==> flow/design.v <==
`timescale 1ns/10ps
module CannyEdge(dAddrRegRow, dAddrRegCol, bWE, bCE, InData, OutData,
	OPMode, bOPEnable, dReadReg, dWriteReg,	tclk, rst_b);
	input 	[2:0]				dAddrRegRow, dAddrRegCol;
	input						bWE, bCE;
	input 	[8-1:0] 	InData;
	output	[8-1:0] 	OutData;
	reg		[8-1:0] 	OutData;
	input 	[2:0]				OPMode;
	input 						bOPEnable;
	input 	[3:0]				dReadReg, dWriteReg;
	input						tclk, rst_b;
	reg 	[8-1:0]	regX[0:24];	 
	reg 	[8-1:0]	regY6;		 
	reg 	[8-1:0]	regZ[0:12];	 
	wire	[5:0]			wIdx = dAddrRegRow*3'd5 + dAddrRegCol;	 
	wire	[8-1:0]	gf[0:24];	 
	reg 	[8-1:0]	Out_gf, Out_gradient, Out_direction, Out_bThres;
	parameter		dThresHigh = 15;
	parameter		dThresLow = 10;
	parameter		dWidth = 200;
	parameter		dHeight = 200;
	reg			[14:0]	tpSum;
	reg			[1:0]	IntSignal;
	reg signed [31:0]	Gx, Gy, fGx, fGy;
	reg signed	[1:0]	dx, dy;
	integer	k;
	assign gf[0] =1;  assign gf[1] =3;  assign gf[2] =4;  assign gf[3] =3;  assign gf[4] =1;
	assign gf[5] =3;  assign gf[6] =7;  assign gf[7] =10; assign gf[8] =7;  assign gf[9] =3;
	assign gf[10]=4;  assign gf[11]=10; assign gf[12]=16; assign gf[13]=10; assign gf[14]=4;
	assign gf[15]=3;  assign gf[16]=7;  assign gf[17]=10; assign gf[18]=7;  assign gf[19]=3;
	assign gf[20]=1;  assign gf[21]=3;  assign gf[22]=4;  assign gf[23]=3;  assign gf[24]=1;
	always @(posedge tclk or negedge rst_b)
	begin
		if(!rst_b) begin
			IntSignal <= 2'b00;
		end
		else if(bCE==1'b0 && bWE==1'b0) 
		begin
			if(dWriteReg == 0)
				regX[wIdx] <= InData;
			else if(dWriteReg == 1) begin
				if(wIdx == 6)
					regY6 <= InData;
			end
			else if(dWriteReg == 2) begin
				if(wIdx <= 12)
					regZ[wIdx] <= InData;
			end
		end
		else if(bCE==1'b0 && bWE==1'b1)
		begin
			if(dReadReg == 0)
				OutData <= Out_gf;
			else if(dReadReg == 1)
				OutData <= Out_gradient;
			else if(dReadReg == 2)
				OutData <= Out_direction;
			else if(dReadReg == 3)
				OutData <= Out_gradient;
			else if(dReadReg == 4)
				OutData <= Out_bThres;
			else
				OutData <= OutData;
		end
		else
		begin
			if(bOPEnable==1'b0)
			begin
				if(OPMode == 0)
				begin
					if(IntSignal == 2'b00)	begin
						tpSum <= (gf[0]*regX[0]+gf[1]*regX[1]+gf[2]*regX[2]+gf[3]*regX[3]+gf[4]*regX[4]+gf[5]*regX[5]+gf[6]*regX[6]+gf[7]*regX[7]+gf[8]*regX[8]+gf[9]*regX[9]+gf[10]*regX[10]+gf[11]*regX[11]+gf[12]*regX[12]+gf[13]*regX[13]+gf[14]*regX[14]+gf[15]*regX[15]+gf[16]*regX[16]+gf[17]*regX[17]+gf[18]*regX[18]+gf[19]*regX[19]+gf[20]*regX[20]+gf[21]*regX[21]+gf[22]*regX[22]+gf[23]*regX[23]+gf[24]*regX[24]);
						IntSignal <= 2'b01;
					end
					else if(IntSignal == 2'b01) begin
						Out_gf <= tpSum >> 7;				 
					end
					else begin
						Out_gf <= Out_gf;
						IntSignal <= IntSignal;
					end
				end
				else if(OPMode == 1)
				begin
					if(IntSignal == 2'b00)	begin
						Gx <= -regX[0]-2*regX[5]-regX[10]+regX[2]+2*regX[7]+regX[12];
						Gy <= +regX[0]+2*regX[1]+regX[2]-regX[10]-2*regX[11]-regX[12];
						IntSignal <= 2'b01;
					end
					else if(IntSignal == 2'b01) begin
						if(Gx >= 0 && Gy >= 0)
							Out_gradient <= (Gx+Gy)/8;
						else if(Gx < 0 && Gy >=0)
							Out_gradient <= (-Gx+Gy)/8;
						else if(Gx >= 0 && Gy < 0)
							Out_gradient <= (Gx-Gy)/8;
						else if(Gx < 0 && Gy < 0)
							Out_gradient <= (-Gx-Gy)/8;
						else
							Out_gradient <= Out_gradient;
						IntSignal <= 2'b10;
					end	
					else if(IntSignal == 2'b10) begin
						if(Gy < 0)
						begin
							fGx <= -Gx;
							fGy <= -Gy;
						end
						else
						begin
							fGx <= Gx;
							fGy <= Gy;
						end
						IntSignal <= 2'b11;
					end
					else if(IntSignal == 2'b11) begin
						if(fGx >=0)
						begin
							if(fGy <= fGx>>1)  
								Out_direction <= 0;
							else if(fGy > fGx>>1 && fGy <= fGx*25/10)  
								Out_direction <= 45;
							else if(fGy > fGx*25/10)
								Out_direction <= 90;
							else
								Out_direction <= Out_direction;
						end
						else  
						begin
							if(fGy <= -fGx>>1)
								Out_direction <= 0;
							else if(fGy > -fGx>>1 && fGy <= -fGx*25/10)
								Out_direction <= 135;
							else if(fGy > -fGx*25/10)
								Out_direction <= 90;
							else
								Out_direction <= Out_direction;
						end
						IntSignal <= IntSignal;
					end
				end
				else if(OPMode == 2)
				begin
					if(IntSignal == 2'b00) begin
						if(regY6 == 0) begin
							dx <= 1;
							dy <= 0;
						end
						else if(regY6 == 45) begin
							dx <= -1;
							dy <= 1;
						end
						else if(regY6 == 90) begin
							dx <= 0;
							dy <= 1;
						end
						else if(regY6 == 135) begin
							dx <= 1;
							dy <= 1;
						end
						else begin
							dx <= 0; 
							dy <= 0; 
						end
						IntSignal <= 2'b01;
					end
					else if(IntSignal == 2'b01) begin
						if(regX[6] < regX[6-5*dy-dx] | regX[6] < regX[6+5*dy+dx])
							regX[6] <= 0;
						IntSignal <= IntSignal;
						Out_gradient <= regX[6];
					end
				end
				else if(OPMode == 3)
				begin
					if(IntSignal == 2'b00) begin
						if(regY6 == 0) begin
							dx <= 1;
							dy <= 0;
						end
						else if(regY6 == 45) begin
							dx <= -1;
							dy <= 1;
						end
						else if(regY6 == 90) begin
							dx <= 0;
							dy <= 1;
						end
						else if(regY6 == 135) begin
							dx <= 1;
							dy <= 1;
						end
						else begin
							dx <= 0; 
							dy <= 0; 
						end
						IntSignal <= 2'b01;
					end	
					else if(IntSignal == 2'b01) begin
						if(regX[6] >= dThresHigh)		 
							Out_bThres <= 1;
						else if(regX[6] <= dThresLow)	 
							Out_bThres <= 0;
						else							 
						begin
							if(regX[6-5*dy-dx] >= dThresHigh || regX[6+5*dy+dx] >= dThresHigh)
								Out_bThres <= 1;
							else if(regZ[6-5*dy-dx] == 1 || regZ[6+5*dy+dx] == 1)
								Out_bThres <= 1;
							else
								Out_bThres <= 0;
						end
						IntSignal <= IntSignal;
					end
				end
			end	
			else  
				IntSignal <= 2'b00;
		end  
	end
endmodule
==> flow/run.sh <==
#!/bin/bash
# the make line also repeats each setting of config.mk as NAME=value (left out here)
make -C /OpenROAD-flow-scripts/flow DESIGN_CONFIG=/design/flow/config.mk WORK_HOME=/design/flow/orfs CLKGATE_MAP_FILE= finish
==> flow/config.mk <==
export PLATFORM = sky130hd
export DESIGN_NAME = CannyEdge
export DESIGN_NICKNAME = CannyEdge
export VERILOG_FILES = /design/flow/design.v
export SDC_FILE = /design/flow/constraint.sdc
export NUM_CORES = 4
export LEC_CHECK = 0
export ABC_AREA = 1
export CAP_MARGIN = 20
export CORE_MARGIN = 2
export CORE_UTILIZATION = 66
export MAX_ROUTING_LAYER = met4
export SLEW_MARGIN = 20
==> flow/constraint.sdc <==
create_clock -name core_clock -period 16.5 [get_ports {tclk}]
set_input_delay 3.3000 -clock core_clock [delete_from_list [all_inputs] [get_ports {tclk}]]
set_output_delay 3.3000 -clock core_clock [all_outputs]
set_load 0.01 [all_outputs]
==> flow_metrics.py, run 1 <==
# Physical implementation metrics
metrics = {
    "placed_design": {
        "place_inst": 9040,
        "dpl_cell_area_um2": 66810,
        "place_ws_ns": -1.856,
        "dp_hpwl_mm": 181.8,
        "place.gp.congestion": 1.141,
        "portBuffers": 37,
    },
    "synthesis": {
        "synth.distinct_cells": 91,
        "syn_nets": 8323,
        "synth_chip_area_um2": 59500,
        "enable_flop_cells": 467,
        "async_flop_share_pct": 0.8475,
        "ys_cells": 7208,
        "synthTopCellsByCount": "inv_1 (1,420), nand2_1 (1,177), ha_1 (667)",
        "syn_area_um2": 59500,
        "topCombFamilyByArea": "adder cells",
        "synth_warnings": 3,
        "xor_share_pct": 4.536,
        "synthCells": 7208,
        "top_area_share_pct": 23.57,
        "synth.mux.area_fraction_pct": 0,
        "synthAdderAreaFrac_pct": 28.09,
        "synth-simple-area-share_pct": 23.95,
        "ys.flops": 472,
        "avgSynthCellArea_um2": 8.255,
        "top_cells_by_area": "edfxtp_1 (24%), fa_1 (14%), ha_1 (14%)",
        "top_cell": "inv_1",
        "netlist.top_cell.by_area": "edfxtp_1",
        "postSynthSeqShare_pct": 23.77,
        "aoi_share_pct": 9.370,
        "ff_type": "edfxtp_1",
    },
    "outcome": {
        "status": "did not finish",
        "stop_error": "[ERROR GRT-0232] Routing congestion too high. Check the congestion heatmap in the GUI.",
        "haltStage": "global routing",
    },
    "clock_network": {
        "clock_sinks": 472,
        "cts_made_buffers": 51,
        "ctsHoldBuffers": 0,
        "htree_levels": 2,
        "cts.path.max_buffers": 3,
        "cts_root_buf": "clkbuf_16",
    },
    "floorplan": {
        "floorplan.io_pins": 38,
        "dieArea_um2": 92570,
        "die_y_um": 304.3,
        "core_area_um2": 89740,
        "die_w_um": 304.3,
        "fp-utilization_pct": 66.31,
        "row_count": 110,
    },
    "global_route": {
        "grt.overflow.total": 660,
        "grt_use_total_pct": 77.21,
    },
}
[layer usage]
metal	GRT overflow	global-route usage [%]
met5	-	-
met4	184	70.44
met3	59	58.37
met2	318	93.91
met1	99	77.91
[stage by stage]
step	TNS, ns
CTS	-7.601
detailed placement	-10.53
global placement	-5.322
floorplan	-1.182
[timing repair]
item / CTS
endpoints found under the setup margin: 6
gates resized: 262
pin swaps: 146
buffers inserted: 80
==> run 2: changes to the inputs <==
ABC_AREA = default   (was 1)
CELL_PAD_IN_SITES_GLOBAL_PLACEMENT = 3   (was default)
CORE_UTILIZATION = 40   (was 66)
CTS_CLUSTER_SIZE = 100   (was default)
MAX_ROUTING_LAYER = default   (was met4)
clock period = 30.0 ns   (was 16.5 ns; I/O delays follow)
==> run 2 against run 1 <==
Synthesized area up 4.8%; die area is 72% higher; the run now finishes clean; synthesized cell count down 7.6%.
==> flow_metrics.py, run 2 <==
# Physical implementation metrics
metrics = {
    "route": {
        "drtPass1Iterations": 12,
        "wl_met2_mm": 116.6,
        "vias_per_cell": 6.054,
        "wl_mm": 248.8,
        "route.detailed.drc": 0,
        "dr_wl_met3_mm": 13.50,
        "m1WireLength_mm": 103.9,
        "antenna_left": 0,
        "via_count": 53140,
        "top_layer_used": "met5",
        "drt_iter0_drc": 4912,
        "wire_per_inst_um": 28.34,
    },
    "clock_network": {
        "clock_sinks": 472,
        "insertion_delay_ns": 0.68,
        "path_clk_slew_ns": 0.07,
        "cts_root_buf": "clkbuf_16",
        "cts_tree": "built",
        "ctsHoldBuffers": 0,
        "cts_made_buffers": 52,
        "cts_resized": 0,
        "cts.path.max_buffers": 3,
        "cts_setup_buffers": 0,
        "htree_levels": 2,
    },
    "synthesis": {
        "ys_cells": 6662,
        "enable_flop_cells": 467,
        "postSynthSeqShare_pct": 22.69,
        "synth_warnings": 3,
        "top_cell": "inv_1",
        "top_cells_by_area": "edfxtp_1 (23%), fa_1 (13%), ha_1 (13%)",
        "ff_type": "edfxtp_1",
        "avgSynthCellArea_um2": 9.355,
        "netlist.top_cell.by_area": "edfxtp_1",
        "top_area_share_pct": 22.50,
        "async_flop_share_pct": 0.8475,
        "syn_nets": 7777,
        "xor_share_pct": 6.492,
        "aoi_share_pct": 19.62,
        "topCombFamilyByArea": "adder cells",
        "syn_area_um2": 62330,
        "synthCells": 6662,
        "synth_chip_area_um2": 62330,
        "ys.flops": 472,
        "synth.distinct_cells": 172,
        "synthAdderAreaFrac_pct": 26.95,
        "synth-simple-area-share_pct": 15.44,
        "synthTopCellsByCount": "inv_1 (758), ha_1 (667), nor2_1 (501)",
        "synth.mux.area_fraction_pct": 1.755,
    },
    "final_layout": {
        "fin_util_pct": 43.32,
        "design_area_um2": 66890,
        "final_nets": 7804,
        "area_growth_pct": 7.317,
    },
    "final_timing": {
        "relSlewSlack_pct": 18.65,
        "fmax_mhz": 42.51,
        "period_minus_slack_ns": 23.52,
        "fin_skew_ns": 0.04016,
        "final-hold-violation-count": 0,
        "worst_pin_slew_ns": 1.212,
        "finalSetupViolations": 0,
        "rsz0062_at_grt": "no",
        "fin_crit_sh_pct": 78.41,
        "fin_tns_setup_ns": 0,
        "slew_violations": 0,
        "setup_ws_ns": 6.477,
    },
    "hold_path": {
        "min_from": "tpSum[13]",
        "hold_class": "flop to flop",
        "hold_path_depth": 0,
        "holdPathEnd": "Out_gf[6]",
    },
    "global_route": {
        "grt_use_total_pct": 30.90,
        "grt_pass1_vias": 52500,
        "grt_pass1_wl_mm": 363.2,
        "grt.overflow.total": 0,
        "grt_max_degree": 65,
        "antenna_found_initial": 5,
    },
    "critical_path": {
        "max_stage_delay_ns": 0.82,
        "r2r_cells": 68,
        "cp_slowest_cell": "o311ai_0",
        "worstPathMaxFanout": 20,
        "cp-endpoint": "Out_direction[2]",
        "r2r_start": "fGx[0]",
        "startpoint": "fGx[0]",
        "arrival_ns": 23.92,
        "cp.required_ns": 30.40,
        "startpoint_type": "flop",
        "worstSetupPathDepth": 68,
        "cp_common_cell": "ha_1",
        "end_kind": "flop",
        "reg2reg_slack_ns": 6.48,
        "cpLargestDelayFamily": "AND-OR/OR-AND gates",
        "cp_num_buf_inv": 2,
        "setup.worst_path.class": "flop to flop",
        "r2r_end": "Out_direction[2]",
    },
    "floorplan": {
        "floorplan.io_pins": 38,
        "die_y_um": 398.7,
        "fp-utilization_pct": 40.36,
        "die_w_um": 398.7,
        "row_count": 144,
        "dieArea_um2": 159000,
        "core_area_um2": 154400,
    },
    "placed_design": {
        "place_ws_ns": 6.322,
        "portBuffers": 37,
        "place.gp.congestion": 0.9649,
        "dp_hpwl_mm": 198.7,
        "dpl_cell_area_um2": 65000,
    },
    "outcome": {
        "status": "timing/DRC/antenna clean",
    },
    "flow_run": {
        "warning_count": 141,
        "cap_viol_max_count": 0,
    },
}
[run 2: layout make-up]
cell class | count | area, um2
repair buffers | 189 | 1511
fillers | 15290 | 87520
well taps | 2044 | 2557
clock buffers | 57 | 1320
flip-flops and latches | 472 | 14140
inverters | 758 | 2845
diodes | 1 | 2.502
clock inverters | 41 | 526.8
multi-input cells | 5216 | 43980
[run 2: per-layer routing]
metal | vias up | track usage, %
met5 | - | 0.4237
met4 | 6 | 15.05
met3 | 538 | 3.465
met2 | 1992 | 51.26
met1 | 26220 | 39.97
li1 | 24390 | -
[run 2: per-stage QoR]
stage,cells,hold WS (ns)
2_1_floorplan,6662,0.4003
3_3_place_gp,8678,0.4021
3_5_place_dp,8678,0.4045
4_1_cts,8776,0.4131
5_1_grt,8777,0.4252
6_report,8778,0.4175
==> run 3: changes to the inputs <==
ABC_AREA = 1   (was default)
CELL_PAD_IN_SITES_GLOBAL_PLACEMENT = default   (was 3)
CORE_UTILIZATION = 72   (was 40)
CTS_CLUSTER_DIAMETER = 373   (was default)
CTS_CLUSTER_SIZE = 96   (was 100)
PLACE_DENSITY = 0.42   (was default)
clock period = 16.5 ns   (was 30.0 ns; I/O delays follow)
==> run 3 against run 2 <==
The flow now stops in global routing; die area fell by 47%; synthesized cell count rose by 8.2%; synthesized area fell by 4.5%.
==> flow_metrics.py, run 3 <==
# Physical implementation metrics
metrics = {
    "outcome": {
        "status": "did not finish",
        "haltStage": "global routing",
        "stop_error": "[ERROR GRT-0116] Global routing finished with congestion. Check the congestion regions in the DRC Viewer.",
    },
    "synthesis": {
        "ys_cells": 7208,
        "top_cells_by_area": "edfxtp_1 (24%), fa_1 (14%), ha_1 (14%)",
        "top_cell": "inv_1",
        "topCombFamilyByArea": "adder cells",
        "synth.distinct_cells": 91,
        "synth.mux.area_fraction_pct": 0,
        "synthAdderAreaFrac_pct": 28.09,
        "synthTopCellsByCount": "inv_1 (1,420), nand2_1 (1,177), ha_1 (667)",
        "avgSynthCellArea_um2": 8.255,
        "synth_chip_area_um2": 59500,
        "ff_type": "edfxtp_1",
        "netlist.top_cell.by_area": "edfxtp_1",
        "synth-simple-area-share_pct": 23.95,
        "async_flop_share_pct": 0.8475,
        "top_area_share_pct": 23.57,
        "enable_flop_cells": 467,
        "syn_area_um2": 59500,
        "synthCells": 7208,
        "ys.flops": 472,
        "postSynthSeqShare_pct": 23.77,
        "xor_share_pct": 4.536,
        "synth_warnings": 3,
        "aoi_share_pct": 9.370,
        "syn_nets": 8323,
    },
    "clock_network": {
        "clock_sinks": 472,
        "ctsHoldBuffers": 0,
        "cts_made_buffers": 8,
        "cts.path.max_buffers": 3,
        "cts_root_buf": "clkbuf_16",
        "htree_levels": 1,
    },
    "floorplan": {
        "core_area_um2": 81980,
        "fp-utilization_pct": 72.58,
        "floorplan.io_pins": 38,
        "die_w_um": 291.5,
        "row_count": 105,
        "dieArea_um2": 84950,
        "die_y_um": 291.5,
    },
    "placed_design": {
        "place.gp.congestion": 1.152,
        "place_ws_ns": -1.702,
        "dp_hpwl_mm": 178.2,
        "portBuffers": 37,
    },
    "global_route": {
        "grt_use_total_pct": 60.10,
        "grt.overflow.total": 6,
    },
}
-- run 3: routing by layer --
metal	overflow	GRT usage [%]
met2	2	85.69
met4	4	59.27
met1	0	61.70
met5	0	9.019
met3	0	31.53
-- run 3: what timing repair did --
action	4_1_cts
pin swaps	152
setup endpoints to repair	6
gates resized	316
setup buffers	93
-- run 3: through the flow --
stage | instance area, um2 | hold slack, ns | TNS, ns | std cells
after global placement | 66540 | 0.4014 | -5.427 | 8922
after CTS | 69080 | 0.4754 | -5.777 | 9026
after floorplan | 60180 | 0.4003 | -1.182 | 7208
after detailed placement | 66560 | 0.4126 | -9.585 | 8922
==> run 4: changes to the inputs <==
ABC_AREA = default   (was 1)
CAP_MARGIN = 5   (was 20)
CORE_ASPECT_RATIO = 1.16   (was default)
CORE_UTILIZATION = 71   (was 72)
CTS_CLUSTER_DIAMETER = default   (was 373)
CTS_CLUSTER_SIZE = default   (was 96)
MIN_ROUTING_LAYER = met1   (was default)
PLACE_DENSITY = 0.65   (was 0.42)
SETUP_SLACK_MARGIN = 5.0   (was default)
clock period = 20.3 ns   (was 16.5 ns; I/O delays follow)
==> run 4 against run 3 <==
Synthesized area is 4.8% higher; die area is 6.1% higher; synthesized cell count is 7.6% lower; the flow again stops in global routing.
==> flow_metrics.py, run 4 <==
# Physical implementation metrics
metrics = {
    "synthesis": {
        "synth.distinct_cells": 172,
        "syn_area_um2": 62330,
        "xor_share_pct": 6.492,
        "top_cell": "inv_1",
        "synth.mux.area_fraction_pct": 1.755,
        "synthCells": 6662,
        "postSynthSeqShare_pct": 22.69,
        "synth_chip_area_um2": 62330,
        "top_cells_by_area": "edfxtp_1 (23%), fa_1 (13%), ha_1 (13%)",
        "ys_cells": 6662,
        "synth-simple-area-share_pct": 15.44,
        "synth_warnings": 3,
        "async_flop_share_pct": 0.8475,
        "synthAdderAreaFrac_pct": 26.95,
        "enable_flop_cells": 467,
        "syn_nets": 7777,
        "ys.flops": 472,
        "avgSynthCellArea_um2": 9.355,
        "synthTopCellsByCount": "inv_1 (758), ha_1 (667), nor2_1 (501)",
        "aoi_share_pct": 19.62,
        "ff_type": "edfxtp_1",
        "topCombFamilyByArea": "adder cells",
        "top_area_share_pct": 22.50,
        "netlist.top_cell.by_area": "edfxtp_1",
    },
    "placed_design": {
        "place_ws_ns": -0.1118,
        "place.gp.congestion": 1.097,
        "portBuffers": 37,
        "dp_hpwl_mm": 177.0,
    },
    "floorplan": {
        "floorplan.io_pins": 38,
        "core_area_um2": 87400,
        "dieArea_um2": 90180,
        "row_count": 117,
        "die_y_um": 323.1,
        "fp-utilization_pct": 71.32,
        "die_w_um": 279.1,
    },
    "global_route": {
        "grt_use_total_pct": 80.11,
        "grt.overflow.total": 319,
    },
    "clock_network": {
        "cts_root_buf": "clkbuf_16",
        "htree_levels": 2,
        "clock_sinks": 472,
        "cts_made_buffers": 51,
        "cts.path.max_buffers": 3,
    },
    "outcome": {
        "haltStage": "global routing",
        "status": "did not finish",
        "stop_error": "[ERROR GRT-0232] Routing congestion too high. Check the congestion heatmap in the GUI.",
    },
}
run 4: metrics by stage:
stage          TNS [ns]  hold WS (ns)  cell area, um2  cells
2_1_floorplan         0        0.4003           63090   6662
3_3_place_gp          0        0.4026           64520   7752
3_5_place_dp    -0.1118        0.4063           64530   7752
4_1_cts               0        0.3961           71010   8141
run 4: what timing repair did:
action                                  4_1_cts
gates resized                               469
gates cloned                                  6
setup buffers                               289
hold buffers                                  0
pin swaps                                   230
endpoints found under the setup margin        6
run 4: metal layers:
metal	GRT overflow	track usage [%]
met1	31	81.84
met3	30	68.68
met2	120	93.37
met4	132	72.59
met5	6	50.91
==> run 5: changes to the inputs <==
CAP_MARGIN = 20   (was 5)
CORE_UTILIZATION = 64   (was 71)
CTS_CLUSTER_SIZE = 40   (was default)
PLACE_DENSITY = default   (was 0.65)
PLACE_DENSITY_LB_ADDON = 0.02   (was default)
SETUP_SLACK_MARGIN = default   (was 5.0)
clock period = 17.7 ns   (was 20.3 ns; I/O delays follow)
==> run 5 against run 4 <==
Now fails the layout checks on negative setup slack; die area rose by 11%; synthesized area did not move; synthesized cell count did not move.
==> flow_metrics.py, run 5 <==
# Physical implementation metrics
metrics = {
    "final_timing": {
        "slew_violations": 0,
        "period_minus_slack_ns": 19.94,
        "relSlewSlack_pct": 12.99,
        "fin_crit_sh_pct": 112.7,
        "rsz0062_at_grt": "yes",
        "setup_ws_ns": -2.244,
        "fin_skew_ns": 0.01901,
        "worst_pin_slew_ns": 1.296,
        "fmax_mhz": 50.14,
        "final-hold-violation-count": 0,
        "finalSetupViolations": 6,
    },
    "route": {
        "drt_iter0_drc": 8675,
        "wl_mm": 251.5,
        "route.detailed.drc": 0,
        "wire_per_inst_um": 27.61,
        "drtPass1Iterations": 20,
        "antenna_left": 0,
        "via_count": 63080,
        "vias_per_cell": 6.925,
    },
    "critical_path": {
        "startpoint": "fGx[4]",
        "cp.required_ns": 18.09,
        "worstSetupPathDepth": 91,
        "setup.worst_path.class": "flop to flop",
        "cp_slowest_cell": "a211oi_2",
        "startpoint_type": "flop",
        "r2r_end": "Out_direction[2]",
        "arrival_ns": 20.33,
        "cp_common_cell": "buf_4",
        "worstPathMaxFanout": 8,
        "end_kind": "flop",
        "cp_num_buf_inv": 27,
        "r2r_cells": 91,
        "cpLargestDelayFamily": "AND-OR/OR-AND gates",
        "max_stage_delay_ns": 0.95,
        "r2r_start": "fGx[4]",
        "cp-endpoint": "Out_direction[2]",
        "reg2reg_slack_ns": -2.24,
    },
    "floorplan": {
        "floorplan.io_pins": 38,
        "core_area_um2": 96800,
        "die_w_um": 293.7,
        "fp-utilization_pct": 64.39,
        "die_y_um": 340.1,
        "dieArea_um2": 99900,
        "row_count": 123,
    },
    "flow_run": {
        "warning_count": 141,
        "cap_viol_max_count": 0,
    },
    "placed_design": {
        "place.gp.congestion": 1.105,
        "portBuffers": 37,
        "dpl_cell_area_um2": 71310,
        "dp_hpwl_mm": 184.0,
        "place_ws_ns": -1.439,
    },
    "synthesis": {
        "ys_cells": 6662,
        "ys.flops": 472,
        "syn_area_um2": 62330,
        "synth_warnings": 3,
        "synthAdderAreaFrac_pct": 26.95,
        "synth-simple-area-share_pct": 15.44,
        "synthTopCellsByCount": "inv_1 (758), ha_1 (667), nor2_1 (501)",
        "top_cells_by_area": "edfxtp_1 (23%), fa_1 (13%), ha_1 (13%)",
        "ff_type": "edfxtp_1",
        "synthCells": 6662,
        "enable_flop_cells": 467,
        "synth.distinct_cells": 172,
        "synth.mux.area_fraction_pct": 1.755,
        "netlist.top_cell.by_area": "edfxtp_1",
        "xor_share_pct": 6.492,
        "top_area_share_pct": 22.50,
        "aoi_share_pct": 19.62,
        "async_flop_share_pct": 0.8475,
        "top_cell": "inv_1",
        "topCombFamilyByArea": "adder cells",
        "avgSynthCellArea_um2": 9.355,
        "synth_chip_area_um2": 62330,
        "postSynthSeqShare_pct": 22.69,
        "syn_nets": 7777,
    },
    "hold_path": {
        "hold_class": "flop to flop",
        "holdPathEnd": "Out_gf[4]",
        "hold_path_depth": 0,
        "min_from": "tpSum[11]",
    },
    "clock_network": {
        "insertion_delay_ns": 0.65,
        "clock_sinks": 472,
        "path_clk_slew_ns": 0.06,
        "cts_root_buf": "clkbuf_16",
        "cts.path.max_buffers": 3,
        "htree_levels": 2,
        "cts_tree": "built",
        "ctsHoldBuffers": 0,
        "cts_made_buffers": 48,
    },
    "final_layout": {
        "combGateArea_um2": 48100,
        "fillers": 5857,
        "flop_area_um2": 14140,
        "final_nets": 8931,
        "design_area_um2": 78630,
        "area_growth_pct": 26.16,
    },
    "outcome": {
        "status": "failed layout checks",
        "violatedChecks": "negative setup slack",
    },
    "global_route": {
        "grt_use_total_pct": 46.76,
        "antenna_found_initial": 14,
        "grt_pass1_vias": 61020,
        "grt.overflow.total": 0,
        "grt_pass1_wl_mm": 356.3,
        "grt_max_degree": 65,
    },
}
run 5: final cells by class:
class                      count  area share, %
antenna                        7        0.02228
clock buffer                  56          1.566
clock inverter                30         0.4169
inverter                     758          3.622
multi-input combinational   5216          61.17
sequential                   472          17.99
tap                         1250          1.989
timing repair buffer        1320          13.22
run 5: per-layer routing:
metal  track usage [%]  routed length, um
met2             73.39             109200
met4             29.03              21760
met3             15.83              36220
met1             55.21              84230
met5            0.5739                172
run 5: what timing repair did:
action                     4_1_cts  5_1_grt
gates resized                  361      449
pin swaps                      158      267
gates cloned                     1        1
buffers inserted                87       92
setup endpoints to repair        6        6
run 5: metrics by stage:
| stage | instances | TNS [ns] | util (%) | hold slack [ns] |
|---|---|---|---|---|
| CTS | 9013 | -0.2201 | 77.83 | 0.4177 |
| global placement | 8838 | -3.844 | 73.65 | 0.4023 |
| global route | 9103 | -11.88 | 81.21 | 0.4230 |
| detailed placement | 8840 | -6.646 | 73.66 | 0.4045 |
| floorplan | 6662 | 0 | - | 0.4003 |
| finish | 9109 | -9.147 | 81.23 | 0.4184 |
==> run 6: changes to the inputs <==
ABC_AREA = 1   (was default)
CORE_ASPECT_RATIO = default   (was 1.16)
CORE_UTILIZATION = 65   (was 64)
CTS_CLUSTER_DIAMETER = 238   (was default)
CTS_CLUSTER_SIZE = default   (was 40)
MIN_ROUTING_LAYER = default   (was met1)
PLACE_DENSITY_LB_ADDON = default   (was 0.02)
SETUP_SLACK_MARGIN = -1.17   (was default)
clock period = 15.7 ns   (was 17.7 ns; I/O delays follow)
==> run 6 against run 5 <==
Still fails the layout checks on negative setup slack; synthesized area is 4.5% lower; register-to-register slack got worse by 2.1 ns; count of clock-buffer cells in the layout up 1; via count down 3.5%; cell count rose by 2.5%; critical path depth increased by 64; die area down 5.9%; critical path type unchanged.
==> flow_metrics.py, run 6 <==
# Physical implementation metrics
metrics = {
    "critical_path": {
        "cp.required_ns": 16.12,
        "r2r_cells": 155,
        "arrival_ns": 20.49,
        "max_stage_delay_ns": 0.75,
        "startpoint": "fGx[16]",
        "worstSetupPathDepth": 155,
        "end_kind": "flop",
        "startpoint_type": "flop",
        "setup.worst_path.class": "flop to flop",
        "r2r_end": "Out_direction[2]",
        "cp_common_cell": "nand2_4",
        "reg2reg_slack_ns": -4.37,
        "cp_slowest_cell": "o21ai_0",
        "worstPathMaxFanout": 6,
        "r2r_start": "fGx[16]",
        "cp_num_buf_inv": 20,
        "cp-endpoint": "Out_direction[2]",
        "cpLargestDelayFamily": "simple AND/OR/NAND/NOR gates",
    },
    "final_layout": {
        "final_nets": 9219,
        "fin_cells": 9335,
        "area_growth_pct": 21.29,
    },
    "global_route": {
        "grt_max_degree": 65,
        "grt.overflow.total": 0,
        "grt_use_total_pct": 50.13,
        "grt_pass1_vias": 59220,
        "antenna_found_initial": 27,
        "grt_pass1_wl_mm": 350.9,
    },
    "final_timing": {
        "finalSetupViolations": 6,
        "final-hold-violation-count": 0,
        "fin_skew_ns": 0.02599,
        "setup_ws_ns": -4.367,
        "whs_ns": 0.4282,
        "rsz0062_at_grt": "yes",
        "fmax_mhz": 49.83,
        "slew_violations": 0,
        "period_minus_slack_ns": 20.07,
        "fin_crit_sh_pct": 127.8,
        "fin_tns_setup_ns": -24.83,
        "relSlewSlack_pct": 6.284,
        "worst_pin_slew_ns": 1.401,
    },
    "floorplan": {
        "fp-utilization_pct": 65.80,
        "dieArea_um2": 93970,
        "row_count": 110,
        "core_area_um2": 90420,
        "die_y_um": 306.6,
        "floorplan.io_pins": 38,
        "die_w_um": 306.6,
    },
    "synthesis": {
        "synthTopCellsByCount": "inv_1 (1,420), nand2_1 (1,177), ha_1 (667)",
        "async_flop_share_pct": 0.8475,
        "ff_type": "edfxtp_1",
        "topCombFamilyByArea": "adder cells",
        "top_cells_by_area": "edfxtp_1 (24%), fa_1 (14%), ha_1 (14%)",
        "top_cell": "inv_1",
        "ys.flops": 472,
        "netlist.top_cell.by_area": "edfxtp_1",
        "synthCells": 7208,
        "synth.mux.area_fraction_pct": 0,
        "synthAdderAreaFrac_pct": 28.09,
        "postSynthSeqShare_pct": 23.77,
        "syn_nets": 8323,
        "aoi_share_pct": 9.370,
        "enable_flop_cells": 467,
        "top_area_share_pct": 23.57,
        "syn_area_um2": 59500,
        "xor_share_pct": 4.536,
        "avgSynthCellArea_um2": 8.255,
        "synth.distinct_cells": 91,
        "synth-simple-area-share_pct": 23.95,
        "synth_chip_area_um2": 59500,
        "ys_cells": 7208,
        "synth_warnings": 3,
    },
    "hold_path": {
        "holdPathEnd": "Out_gf[4]",
        "hold_class": "flop to flop",
        "hold_path_depth": 0,
        "min_from": "tpSum[11]",
    },
    "clock_network": {
        "insertion_delay_ns": 0.68,
        "ctsHoldBuffers": 0,
        "clock_sinks": 472,
        "cts_made_buffers": 52,
        "htree_levels": 2,
        "cts_root_buf": "clkbuf_16",
        "path_clk_slew_ns": 0.07,
        "cts.path.max_buffers": 3,
        "cts_tree": "built",
    },
    "route": {
        "wl_mm": 252.3,
        "vias_per_cell": 6.517,
        "antenna_left": 0,
        "drtPass1Iterations": 17,
        "via_count": 60840,
        "drt_iter0_drc": 8724,
        "route.detailed.drc": 0,
        "wire_per_inst_um": 27.03,
    },
    "placed_design": {
        "place.gp.congestion": 1.109,
        "dp_hpwl_mm": 181.5,
        "place_inst": 9069,
        "portBuffers": 37,
    },
    "flow_run": {
        "warning_count": 144,
        "cap_viol_max_count": 0,
    },
    "outcome": {
        "violatedChecks": "negative setup slack",
        "status": "failed layout checks",
    },
}
## run 6: repair_timing
item	4_1_cts	5_1_grt
gates resized	227	317
setup endpoints to repair	6	6
setup buffers	79	79
pin swaps	123	214
## run 6: layout make-up
class | count | area (um2)
diodes | 13 | 32.53
clock buffers | 57 | 1320
clock inverters | 39 | 449.2
fillers | 5458 | 18260
inverters | 1559 | 5951
multi-input cells | 5144 | 42070
flip-flops and latches | 472 | 14140
well taps | 1176 | 1471
repair buffers | 875 | 6734
## run 6: metrics by stage
stage | utilization (%) | area [um2] | worst slack [ns]
2_1_floorplan | - | 59890 | -1.225
3_3_place_gp | 73.81 | 66740 | -1.962
3_5_place_dp | 73.83 | 66760 | -3.008
4_1_cts | 77.58 | 70150 | -2.603
5_1_grt | 79.78 | 72140 | -6.432
6_report | 79.81 | 72170 | -4.367
## run 6: per-layer routing
| metal | vias up | global-route usage [%] | share of wire (%) |
|---|---|---|---|
| li1 | 25410 | - | - |
| met5 | - | 0 | 0.12 |
| met3 | 2092 | 17.35 | 13 |
| met1 | 28110 | 52.91 | 31 |
| met4 | 26 | 45.87 | 12 |
| met2 | 5206 | 79.09 | 44 |
==> run 7: changes to the inputs <==
ABC_AREA = default   (was 1)
CORE_UTILIZATION = 70   (was 65)
CTS_CLUSTER_DIAMETER = 27   (was 238)
SETUP_SLACK_MARGIN = 4.66   (was -1.17)
clock period = 16.3 ns   (was 15.7 ns; I/O delays follow)
==> run 7 against run 6 <==
The run now fails in global routing; die area fell by 2.7%; synthesized area rose by 4.8%; synthesized cell count fell by 7.6%.
==> flow_metrics.py, run 7 <==
# Physical implementation metrics
metrics = {
    "outcome": {
        "status": "did not finish",
        "haltStage": "global routing",
        "stop_error": "[ERROR GRT-0116] Global routing finished with congestion. Check the congestion regions in the DRC Viewer.",
    },
    "synthesis": {
        "synth-simple-area-share_pct": 15.44,
        "synthCells": 6662,
        "netlist.top_cell.by_area": "edfxtp_1",
        "ff_type": "edfxtp_1",
        "topCombFamilyByArea": "adder cells",
        "top_cell": "inv_1",
        "top_cells_by_area": "edfxtp_1 (23%), fa_1 (13%), ha_1 (13%)",
        "enable_flop_cells": 467,
        "synth.distinct_cells": 172,
        "ys_cells": 6662,
        "xor_share_pct": 6.492,
        "synthTopCellsByCount": "inv_1 (758), ha_1 (667), nor2_1 (501)",
        "synth_warnings": 3,
        "synthAdderAreaFrac_pct": 26.95,
        "synth_chip_area_um2": 62330,
        "aoi_share_pct": 19.62,
        "avgSynthCellArea_um2": 9.355,
        "syn_nets": 7777,
        "ys.flops": 472,
        "postSynthSeqShare_pct": 22.69,
        "async_flop_share_pct": 0.8475,
        "syn_area_um2": 62330,
        "synth.mux.area_fraction_pct": 1.755,
        "top_area_share_pct": 22.50,
    },
    "global_route": {
        "grt.overflow.total": 1007,
        "grt_use_total_pct": 81.50,
    },
    "placed_design": {
        "place.gp.congestion": 1.126,
        "place_inst": 8818,
        "portBuffers": 37,
        "dp_hpwl_mm": 193.6,
    },
    "floorplan": {
        "die_w_um": 302.4,
        "die_y_um": 302.4,
        "floorplan.io_pins": 38,
        "dieArea_um2": 91440,
        "core_area_um2": 88370,
        "fp-utilization_pct": 70.52,
        "row_count": 109,
    },
    "clock_network": {
        "htree_levels": 3,
        "cts_made_buffers": 96,
        "cts.path.max_buffers": 3,
        "cts_root_buf": "clkbuf_16",
        "clock_sinks": 472,
    },
}
==> run 7: layer usage <==
metal / overflow / GRT usage (%)
met2: 562 / 97.09
met4: 367 / 81.67
met5: 5 / 40.11
met3: 38 / 68.86
met1: 35 / 80.00
==> run 7: through the flow <==
stage                     hold WS (ns)  setup WS, ns  TNS, ns  util, %  instance area [um2]
after floorplan                 0.4003        -1.095   -4.007        -                63090
after global placement          0.4008        -1.866   -9.722    81.80                72290
after detailed placement        0.4054        -2.374   -12.84    81.80                72290
after CTS                       0.4161        -1.297   -7.129    89.62                79200
==> run 7: what timing repair did <==
| action | 4_1_cts |
|---|---|
| hold endpoints to repair | 0 |
| gates resized | 482 |
| hold buffers | 0 |
| buffers inserted | 141 |
| cloned | 3 |
| pin swaps | 274 |
| setup endpoints to repair | 6 |
==> run 8: changes to the inputs <==
CELL_PAD_IN_SITES_GLOBAL_PLACEMENT = 1   (was default)
CORE_UTILIZATION = 40   (was 70)
CTS_CLUSTER_DIAMETER = default   (was 27)
CTS_CLUSTER_SIZE = 100   (was default)
GPL_TIMING_DRIVEN = 0   (was default)
HOLD_SLACK_MARGIN = 0.1   (was default)
PLACE_DENSITY = 0.66   (was default)
SETUP_SLACK_MARGIN = default   (was 4.66)
TNS_END_PERCENT = 55   (was default)
clock period = 15.2 ns   (was 16.3 ns; I/O delays follow)
==> run 8 against run 7 <==
The layout now fails its checks (negative setup slack); synthesized area stayed put; synthesized cell count did not move; die area is 74% higher.
==> flow_metrics.py, run 8 <==
# Physical implementation metrics
metrics = {
    "final_timing": {
        "fin_skew_ns": 0.03195,
        "rsz0062_at_grt": "yes",
        "slew_violations": 0,
        "finalSetupViolations": 6,
        "worst_pin_slew_ns": 1.322,
        "setup_ws_ns": -3.297,
        "relSlewSlack_pct": 11.56,
        "fin_crit_sh_pct": 121.7,
        "final-hold-violation-count": 0,
        "period_minus_slack_ns": 18.50,
        "fmax_mhz": 54.06,
    },
    "critical_path": {
        "cp-endpoint": "Out_direction[2]",
        "startpoint_type": "flop",
        "cp.required_ns": 15.58,
        "startpoint": "fGx[1]",
        "worstPathMaxFanout": 7,
        "end_kind": "flop",
        "arrival_ns": 18.88,
        "r2r_end": "Out_direction[2]",
        "setup.worst_path.class": "flop to flop",
        "cp_common_cell": "buf_6",
        "worstSetupPathDepth": 79,
        "reg2reg_slack_ns": -3.30,
        "max_stage_delay_ns": 0.54,
        "r2r_start": "fGx[1]",
        "r2r_cells": 79,
        "cp_slowest_cell": "or4b_4",
        "cpLargestDelayFamily": "simple AND/OR/NAND/NOR gates",
        "cp_num_buf_inv": 16,
    },
    "synthesis": {
        "syn_nets": 7777,
        "syn_area_um2": 62330,
        "synth.distinct_cells": 172,
        "topCombFamilyByArea": "adder cells",
        "synth_chip_area_um2": 62330,
        "enable_flop_cells": 467,
        "ys.flops": 472,
        "ys_cells": 6662,
        "top_cells_by_area": "edfxtp_1 (23%), fa_1 (13%), ha_1 (13%)",
        "top_cell": "inv_1",
        "top_area_share_pct": 22.50,
        "async_flop_share_pct": 0.8475,
        "ff_type": "edfxtp_1",
        "synth_warnings": 3,
        "netlist.top_cell.by_area": "edfxtp_1",
        "avgSynthCellArea_um2": 9.355,
        "synthCells": 6662,
        "synthAdderAreaFrac_pct": 26.95,
        "synthTopCellsByCount": "inv_1 (758), ha_1 (667), nor2_1 (501)",
        "aoi_share_pct": 19.62,
        "postSynthSeqShare_pct": 22.69,
        "synth.mux.area_fraction_pct": 1.755,
        "synth-simple-area-share_pct": 15.44,
        "xor_share_pct": 6.492,
    },
    "final_layout": {
        "fillers": 14590,
        "fin_cells": 9210,
        "final_nets": 8239,
        "fin_util_pct": 48.15,
        "area_growth_pct": 19.28,
    },
    "placed_design": {
        "dp_hpwl_mm": 187.5,
        "place.gp.congestion": 1.029,
        "place_ws_ns": -6.629,
        "place_inst": 8783,
        "portBuffers": 34,
    },
    "clock_network": {
        "htree_levels": 2,
        "cts_made_buffers": 50,
        "clock_sinks": 472,
        "cts_root_buf": "clkbuf_16",
        "cts_tree": "built",
        "path_clk_slew_ns": 0.07,
        "cts.path.max_buffers": 3,
        "insertion_delay_ns": 0.66,
    },
    "global_route": {
        "antenna_found_initial": 3,
        "grt_pass1_vias": 54740,
        "grt_max_degree": 59,
        "grt_use_total_pct": 29.64,
        "grt_pass1_wl_mm": 355.8,
        "grt.overflow.total": 0,
    },
    "route": {
        "wl_mm": 240.3,
        "drtPass1Iterations": 9,
        "via_count": 55180,
        "antenna_left": 0,
        "vias_per_cell": 5.991,
        "wire_per_inst_um": 26.09,
        "route.detailed.drc": 0,
        "drt_iter0_drc": 5219,
    },
    "flow_run": {
        "cap_viol_max_count": 0,
        "warning_count": 142,
    },
    "floorplan": {
        "die_y_um": 398.7,
        "floorplan.io_pins": 38,
        "core_area_um2": 154400,
        "die_w_um": 398.7,
        "dieArea_um2": 159000,
        "fp-utilization_pct": 40.36,
        "row_count": 144,
    },
    "hold_path": {
        "holdPathEnd": "Out_gf[4]",
        "hold_path_depth": 0,
        "hold_class": "flop to flop",
        "min_from": "tpSum[11]",
    },
    "outcome": {
        "status": "failed layout checks",
        "violatedChecks": "negative setup slack",
    },
}
[run 8: area by class of cell]
| class | instances | area, um2 | area share (%) |
|---|---|---|---|
| antenna | 1 | 2.502 | 0.003366 |
| buffer | 206 | 1614 | 2.171 |
| clock buffer | 58 | 1281 | 1.723 |
| clock inverter | 35 | 424.2 | 0.5706 |
| inverter | 758 | 2874 | 3.866 |
| multi-input combinational | 5218 | 47850 | 64.37 |
| sequential | 472 | 14140 | 19.03 |
| tap | 2044 | 2557 | 3.440 |
| timing repair buffer | 418 | 3590 | 4.829 |
[run 8: repair_timing]
item	4_1_cts	5_1_grt
pin swaps	204	150
gates resized	497	218
hold buffers	0	0
setup endpoints to repair	6	6
buffers inserted	268	70
cloned	3	0
[run 8: metal layers]
metal	vias to the layer above	global-route usage [%]	wire length [um]
met3	584	3.739	13930
li1	25260	-	-
met4	0	14.07	13840
met5	-	0	0
met1	27370	37.11	97300
met2	1966	50.56	115200
[run 8: metrics by stage]
| step | hold slack, ns | setup TNS, ns | cell area, um2 |
|---|---|---|---|
| final | 0.4252 | -18.86 | 74340 |
| after global routing | 0.4233 | -23.21 | 74340 |
| after CTS | 0.4257 | -18.62 | 72570 |
| after detailed placement | 0.4066 | -36.86 | 66270 |
| after global placement | 0.4040 | -37.64 | 65550 |
| after floorplan | 0.4003 | -11.95 | 62650 |
==> run 9: changes to the inputs <==
CELL_PAD_IN_SITES_GLOBAL_PLACEMENT = default   (was 1)
CORE_UTILIZATION = 65   (was 40)
CTS_CLUSTER_SIZE = default   (was 100)
GPL_TIMING_DRIVEN = default   (was 0)
HOLD_SLACK_MARGIN = default   (was 0.1)
PLACE_DENSITY = default   (was 0.66)
SETUP_SLACK_MARGIN = -1.17   (was default)
TNS_END_PERCENT = default   (was 55)
clock period = 16.3 ns   (was 15.2 ns; I/O delays follow)
==> run 9 against run 8 <==
Still fails the layout checks on negative setup slack; critical path type unchanged; synthesized cell count unchanged; via count grew 13%.
==> flow_metrics.py, run 9 <==
# Physical implementation metrics
metrics = {
    "synthesis": {
        "synth_warnings": 3,
        "ys_cells": 6662,
        "topCombFamilyByArea": "adder cells",
        "ff_type": "edfxtp_1",
        "netlist.top_cell.by_area": "edfxtp_1",
        "synth.mux.area_fraction_pct": 1.755,
        "enable_flop_cells": 467,
        "ys.flops": 472,
        "avgSynthCellArea_um2": 9.355,
        "synthCells": 6662,
        "top_cell": "inv_1",
        "async_flop_share_pct": 0.8475,
        "syn_nets": 7777,
        "synth_chip_area_um2": 62330,
        "postSynthSeqShare_pct": 22.69,
        "aoi_share_pct": 19.62,
        "synthTopCellsByCount": "inv_1 (758), ha_1 (667), nor2_1 (501)",
        "top_cells_by_area": "edfxtp_1 (23%), fa_1 (13%), ha_1 (13%)",
        "synth.distinct_cells": 172,
        "synthAdderAreaFrac_pct": 26.95,
        "synth-simple-area-share_pct": 15.44,
        "xor_share_pct": 6.492,
        "syn_area_um2": 62330,
        "top_area_share_pct": 22.50,
    },
    "critical_path": {
        "setup.worst_path.class": "flop to flop",
        "cp_num_buf_inv": 16,
        "cp_common_cell": "buf_4",
        "worstPathMaxFanout": 7,
        "startpoint": "fGx[9]",
        "cp_slowest_cell": "fa_1",
        "max_stage_delay_ns": 0.57,
        "worstSetupPathDepth": 86,
        "reg2reg_slack_ns": -2.04,
        "cpLargestDelayFamily": "AND-OR/OR-AND gates",
        "cp-endpoint": "Out_direction[2]",
        "r2r_cells": 86,
        "arrival_ns": 18.73,
        "r2r_start": "fGx[9]",
        "r2r_end": "Out_direction[2]",
        "startpoint_type": "flop",
        "end_kind": "flop",
        "cp.required_ns": 16.69,
    },
    "placed_design": {
        "portBuffers": 37,
        "place_ws_ns": -2.679,
        "dp_hpwl_mm": 187.7,
        "place.gp.congestion": 1.081,
    },
    "flow_run": {
        "cap_viol_max_count": 0,
        "warning_count": 143,
    },
    "outcome": {
        "status": "failed layout checks",
        "violatedChecks": "negative setup slack",
    },
    "route": {
        "route.detailed.drc": 0,
        "drtPass1Iterations": 12,
        "via_count": 62600,
        "wl_mm": 249.1,
        "vias_per_cell": 6.857,
        "antenna_left": 0,
        "drt_iter0_drc": 9353,
        "wire_per_inst_um": 27.29,
    },
    "hold_path": {
        "min_from": "tpSum[13]",
        "holdPathEnd": "Out_gf[6]",
        "hold_class": "flop to flop",
        "hold_path_depth": 0,
    },
    "floorplan": {
        "floorplan.io_pins": 38,
        "core_area_um2": 95010,
        "die_w_um": 313.7,
        "die_y_um": 313.7,
        "dieArea_um2": 98380,
        "fp-utilization_pct": 65.60,
        "row_count": 113,
    },
    "global_route": {
        "grt.overflow.total": 0,
        "grt_max_degree": 76,
        "antenna_found_initial": 17,
        "grt_use_total_pct": 49.04,
        "grt_pass1_vias": 61980,
        "grt_pass1_wl_mm": 368.6,
    },
    "final_layout": {
        "final_nets": 8924,
        "area_growth_pct": 22.49,
        "fin_util_pct": 80.35,
    },
    "clock_network": {
        "htree_levels": 2,
        "cts.path.max_buffers": 3,
        "insertion_delay_ns": 0.66,
        "path_clk_slew_ns": 0.06,
        "cts_root_buf": "clkbuf_16",
        "cts_tree": "built",
        "cts_made_buffers": 49,
        "ctsHoldBuffers": 0,
        "clock_sinks": 472,
    },
    "final_timing": {
        "final-hold-violation-count": 0,
        "relSlewSlack_pct": 12.72,
        "worst_pin_slew_ns": 1.304,
        "fin_skew_ns": 0.02307,
        "fin_crit_sh_pct": 112.5,
        "period_minus_slack_ns": 18.34,
        "fmax_mhz": 54.53,
        "rsz0062_at_grt": "yes",
        "slew_violations": 0,
        "finalSetupViolations": 6,
        "setup_ws_ns": -2.039,
    },
}
run 9: timing repair:
action,CTS,global route
setup endpoints to repair,6,6
resized,165,220
setup buffers,63,47
pin swaps,76,127
cloned,3,1
run 9: area by class of cell:
| class | count | area (um2) |
|---|---|---|
| Antenna cell | 18 | 45.04 |
| Fill cell | 5877 | 18670 |
| Timing Repair Buffer | 1308 | 10050 |
| Clock buffer | 55 | 1249 |
| Sequential cell | 472 | 14140 |
| Multi-Input combinational cell | 5220 | 46020 |
| Clock inverter | 34 | 402.9 |
| Inverter | 758 | 2849 |
| Tap cell | 1265 | 1583 |
run 9: metal layers:
metal | vias to the layer above | share of wire [%] | GRT usage (%) | wire, um
met4 | 20 | 10 | 39.10 | 25470
met3 | 1535 | 13 | 15.91 | 32120
li1 | 26630 | - | - | -
met5 | - | 0.054 | 0 | 134
met1 | 29600 | 33 | 56.41 | 82970
met2 | 4821 | 44 | 75.41 | 108400
run 9: metrics by stage:
stage	setup TNS, ns	hold slack, ns	cells	instance area [um2]
2_1_floorplan	-5.694	0.4003	6662	62570
3_3_place_gp	-11.74	0.4023	8920	71910
3_5_place_dp	-14.18	0.4068	8922	71940
4_1_cts	-8.501	0.4241	9067	74780
5_1_grt	-15.20	0.4306	9124	76330
6_report	-11.50	0.4244	9130	76340
==> run 10: changes to the inputs <==
CELL_PAD_IN_SITES_DETAIL_PLACEMENT = 2   (was default)
CORE_UTILIZATION = 25   (was 65)
CTS_CLUSTER_DIAMETER = 181   (was default)
GPL_ROUTABILITY_DRIVEN = 0   (was default)
MAX_ROUTING_LAYER = met5   (was default)
MIN_ROUTING_LAYER = met1   (was default)
PLACE_DENSITY_LB_ADDON = 0.21   (was default)
SETUP_SLACK_MARGIN = default   (was -1.17)
SLEW_MARGIN = 40   (was 20)
clock period = 14.4 ns   (was 16.3 ns; I/O delays follow)
==> run 10 against run 9 <==
Still fails the layout checks on negative setup slack; count of clock-buffer cells in the layout is 7 higher; synthesized cell count stayed put; via count is 1.2% lower; cell area is 8.5% higher; clock skew is 0.010 ns higher; global-route usage is 27 points lower; critical path type unchanged; highest routed layer unchanged; synthesized area stayed put; worst hold slack worse by 0.0014 ns.
==> flow_metrics.py, run 10 <==
# Physical implementation metrics
metrics = {
    "route": {
        "route.detailed.drc": 0,
        "drtPass1Iterations": 8,
        "wire_per_inst_um": 26.51,
        "antenna_left": 0,
        "wl_mm": 301.6,
        "drt_iter0_drc": 4924,
        "via_count": 61820,
        "vias_per_cell": 5.434,
    },
    "placed_design": {
        "place_ws_ns": -5.490,
        "portBuffers": 37,
        "dp_hpwl_mm": 228.5,
        "place_inst": 11090,
    },
    "synthesis": {
        "ff_type": "edfxtp_1",
        "synth-simple-area-share_pct": 15.44,
        "postSynthSeqShare_pct": 22.69,
        "top_cells_by_area": "edfxtp_1 (23%), fa_1 (13%), ha_1 (13%)",
        "syn_area_um2": 62330,
        "synth.distinct_cells": 172,
        "top_cell": "inv_1",
        "synthTopCellsByCount": "inv_1 (758), ha_1 (667), nor2_1 (501)",
        "aoi_share_pct": 19.62,
        "synthAdderAreaFrac_pct": 26.95,
        "ys_cells": 6662,
        "top_area_share_pct": 22.50,
        "netlist.top_cell.by_area": "edfxtp_1",
        "ys.flops": 472,
        "xor_share_pct": 6.492,
        "synth.mux.area_fraction_pct": 1.755,
        "async_flop_share_pct": 0.8475,
        "avgSynthCellArea_um2": 9.355,
        "syn_nets": 7777,
        "synth_chip_area_um2": 62330,
        "synth_warnings": 3,
        "synthCells": 6662,
        "enable_flop_cells": 467,
        "topCombFamilyByArea": "adder cells",
    },
    "clock_network": {
        "cts_tree": "built",
        "ctsHoldBuffers": 0,
        "insertion_delay_ns": 0.65,
        "cts.path.max_buffers": 3,
        "cts_root_buf": "clkbuf_16",
        "cts_made_buffers": 51,
        "htree_levels": 2,
        "clock_sinks": 472,
        "path_clk_slew_ns": 0.07,
    },
    "final_timing": {
        "worst_pin_slew_ns": 0.9957,
        "rsz0062_at_grt": "yes",
        "relSlewSlack_pct": 33.55,
        "fmax_mhz": 52.30,
        "fin_crit_sh_pct": 132.8,
        "fin_tns_setup_ns": -26.46,
        "slew_violations": 0,
        "setup_ws_ns": -4.720,
        "finalSetupViolations": 6,
        "fin_skew_ns": 0.03354,
        "whs_ns": 0.4230,
        "period_minus_slack_ns": 19.12,
        "final-hold-violation-count": 0,
    },
    "critical_path": {
        "cp-endpoint": "Out_direction[2]",
        "r2r_end": "Out_direction[2]",
        "cp_common_cell": "buf_4",
        "r2r_cells": 83,
        "setup.worst_path.class": "flop to flop",
        "reg2reg_slack_ns": -4.72,
        "cpLargestDelayFamily": "AND-OR/OR-AND gates",
        "worstPathMaxFanout": 6,
        "startpoint": "fGx[1]",
        "worstSetupPathDepth": 83,
        "cp_num_buf_inv": 15,
        "cp.required_ns": 14.78,
        "startpoint_type": "flop",
        "max_stage_delay_ns": 0.55,
        "r2r_start": "fGx[1]",
        "end_kind": "flop",
        "cp_slowest_cell": "fa_1",
        "arrival_ns": 19.50,
    },
    "flow_run": {
        "cap_viol_max_count": 0,
        "warning_count": 142,
    },
    "global_route": {
        "grt_max_degree": 76,
        "grt_use_total_pct": 22.18,
        "grt_pass1_wl_mm": 432.4,
        "grt.overflow.total": 0,
        "antenna_found_initial": 8,
        "grt_pass1_vias": 66950,
    },
    "final_layout": {
        "fin_cells": 11380,
        "area_growth_pct": 32.85,
        "fin_util_pct": 33.36,
        "final_nets": 9121,
    },
    "outcome": {
        "status": "failed layout checks",
        "violatedChecks": "negative setup slack",
    },
    "hold_path": {
        "holdPathEnd": "Out_gf[0]",
        "hold_path_depth": 0,
        "min_from": "tpSum[7]",
        "hold_class": "flop to flop",
    },
    "floorplan": {
        "die_y_um": 503.3,
        "fp-utilization_pct": 25.11,
        "dieArea_um2": 253300,
        "floorplan.io_pins": 38,
        "row_count": 183,
        "core_area_um2": 248200,
        "die_w_um": 503.3,
    },
}
-- run 10: per-stage QoR --
step                      cell area [um2]
after floorplan                     63090
after global placement              75800
after detailed placement            75970
after CTS                           80840
after global routing                82790
final                               82800
-- run 10: what timing repair did --
action | in CTS | in global routing
pin swaps | 187 | 171
endpoints found under the setup margin | 6 | 6
buffers inserted | 118 | 69
resized | 468 | 236
cloned | 3 | 1
-- run 10: per-layer routing --
| layer | vias to the layer above | track usage [%] | wire (um) | part of all wire (%) |
|---|---|---|---|---|
| met5 | - | 0 | 13 | 0.0043 |
| met4 | 2 | 7.233 | 13170 | 4.4 |
| met3 | 703 | 2.848 | 18130 | 6.0 |
| met2 | 2198 | 37.08 | 141900 | 47 |
| met1 | 32000 | 29.49 | 128400 | 43 |
| li1 | 26920 | - | - | - |
-- run 10: layout make-up --
type                            instances  area, um2
Clock buffer                           62       1318
Antenna cell                            2      5.005
Sequential cell                       472      14140
Multi-Input combinational cell       5218      48360
Fill cell                           27300     165400
Tap cell                             3330       4167
Inverter                              758       2845
Timing Repair Buffer                 1505      11670
Clock inverter                         30      287.8
==> run 11: changes to the inputs <==
CELL_PAD_IN_SITES_DETAIL_PLACEMENT = default   (was 2)
CORE_ASPECT_RATIO = 1.16   (was default)
CORE_UTILIZATION = 26   (was 25)
CTS_CLUSTER_DIAMETER = default   (was 181)
GPL_ROUTABILITY_DRIVEN = default   (was 0)
MAX_ROUTING_LAYER = default   (was met5)
MIN_ROUTING_LAYER = met2   (was met1)
PLACE_DENSITY_LB_ADDON = 0.02   (was 0.21)
SETUP_SLACK_MARGIN = 5.0   (was default)
SLEW_MARGIN = 20   (was 40)
clock period = 32.8 ns   (was 14.4 ns; I/O delays follow)
==> run 11 against run 10 <==
Die area decreased by 3.8%; sequential share of layout area rose by 3.5 points; largest cell class unchanged; non-clock buffer count shrank 1291; synthesized cell count stayed put; synthesized area unchanged; wire length up 3.1%; the run now finishes clean.
==> flow_metrics.py, run 11 <==
# Physical implementation metrics
metrics = {
    "outcome": {
        "status": "timing/DRC/antenna clean",
    },
    "synthesis": {
        "syn_area_um2": 62330,
        "synthAdderAreaFrac_pct": 26.95,
        "aoi_share_pct": 19.62,
        "top_area_share_pct": 22.50,
        "async_flop_share_pct": 0.8475,
        "enable_flop_cells": 467,
        "synth.distinct_cells": 172,
        "synthTopCellsByCount": "inv_1 (758), ha_1 (667), nor2_1 (501)",
        "top_cells_by_area": "edfxtp_1 (23%), fa_1 (13%), ha_1 (13%)",
        "topCombFamilyByArea": "adder cells",
        "synth.mux.area_fraction_pct": 1.755,
        "ys.flops": 472,
        "ff_type": "edfxtp_1",
        "ys_cells": 6662,
        "syn_nets": 7777,
        "synthCells": 6662,
        "avgSynthCellArea_um2": 9.355,
        "synth_chip_area_um2": 62330,
        "postSynthSeqShare_pct": 22.69,
        "netlist.top_cell.by_area": "edfxtp_1",
        "top_cell": "inv_1",
        "xor_share_pct": 6.492,
        "synth_warnings": 3,
        "synth-simple-area-share_pct": 15.44,
    },
    "placed_design": {
        "portBuffers": 37,
        "dp_hpwl_mm": 242.8,
        "dpl_cell_area_um2": 66630,
        "place.gp.congestion": 1.022,
    },
    "critical_path": {
        "r2r_end": "Out_direction[2]",
        "cp.required_ns": 33.28,
        "max_stage_delay_ns": 0.77,
        "r2r_start": "fGx[0]",
        "cp_common_cell": "ha_1",
        "worstPathMaxFanout": 18,
        "end_kind": "flop",
        "reg2reg_slack_ns": 8.83,
        "cp_slowest_cell": "a31oi_2",
        "startpoint_type": "flop",
        "r2r_cells": 73,
        "arrival_ns": 24.46,
        "worstSetupPathDepth": 73,
        "startpoint": "fGx[0]",
        "cp-endpoint": "Out_direction[2]",
        "cp_num_buf_inv": 3,
        "setup.worst_path.class": "flop to flop",
        "cpLargestDelayFamily": "AND-OR/OR-AND gates",
    },
    "route": {
        "route.detailed.drc": 0,
        "wl_mm": 310.9,
        "vias_per_cell": 7.507,
        "drtPass1Iterations": 10,
        "drt_iter0_drc": 13640,
        "via_count": 74370,
        "wire_per_inst_um": 31.39,
        "antenna_left": 0,
    },
    "hold_path": {
        "holdPathEnd": "Out_gf[3]",
        "min_from": "tpSum[10]",
        "hold_path_depth": 0,
        "hold_class": "flop to flop",
    },
    "final_timing": {
        "worst_pin_slew_ns": 1.321,
        "rsz0062_at_grt": "no",
        "relSlewSlack_pct": 11.83,
        "fmax_mhz": 41.71,
        "fin_tns_setup_ns": 0,
        "final-hold-violation-count": 0,
        "period_minus_slack_ns": 23.97,
        "finalSetupViolations": 0,
        "fin_crit_sh_pct": 73.09,
        "fin_skew_ns": 0.05197,
        "slew_violations": 0,
    },
    "floorplan": {
        "dieArea_um2": 243700,
        "fp-utilization_pct": 26.15,
        "core_area_um2": 238300,
        "die_y_um": 531.3,
        "floorplan.io_pins": 38,
        "row_count": 193,
        "die_w_um": 458.6,
    },
    "flow_run": {
        "cap_viol_max_count": 0,
        "warning_count": 139,
    },
    "clock_network": {
        "cts_made_buffers": 55,
        "clock_sinks": 472,
        "cts_resized": 0,
        "htree_levels": 2,
        "cts_root_buf": "clkbuf_16",
        "cts_setup_buffers": 0,
        "insertion_delay_ns": 0.74,
        "cts_tree": "built",
        "path_clk_slew_ns": 0.07,
        "ctsHoldBuffers": 0,
        "cts.path.max_buffers": 3,
    },
    "global_route": {
        "grt_pass1_vias": 83360,
        "grt_max_degree": 59,
        "grt_use_total_pct": 37.40,
        "grt.overflow.total": 0,
        "grt_pass1_wl_mm": 431.1,
        "antenna_found_initial": 16,
    },
    "final_layout": {
        "area_growth_pct": 10.16,
        "design_area_um2": 68660,
        "final_nets": 7832,
        "combGateArea_um2": 44120,
        "fillers": 25270,
        "flop_area_um2": 14140,
    },
}
## run 11: final cells by class
class / instances / share of cell area, %
multi-input combinational: 5216 / 64.26
timing repair buffer: 214 / 2.416
tap: 3120 / 5.686
antenna: 23 / 0.08383
sequential: 472 / 20.60
clock inverter: 41 / 0.7326
inverter: 758 / 4.144
clock buffer: 62 / 2.074
## run 11: metrics by stage
step	util, %	setup slack, ns	hold slack (ns)	instances
finish	28.81	8.825	0.4265	9906
global route	28.79	6.777	0.4260	9886
CTS	28.77	9.271	0.4024	9882
detailed placement	27.96	9.345	0.4117	9779
global placement	27.94	9.026	0.4083	9779
floorplan	-	14.64	0.4003	6662
## run 11: per-layer routing
layer | track usage [%] | routed length (um)
met1 | - | 0
met2 | 49.22 | 167600
met3 | 44.24 | 115100
met4 | 6.978 | 26240
met5 | 6.963 | 2062
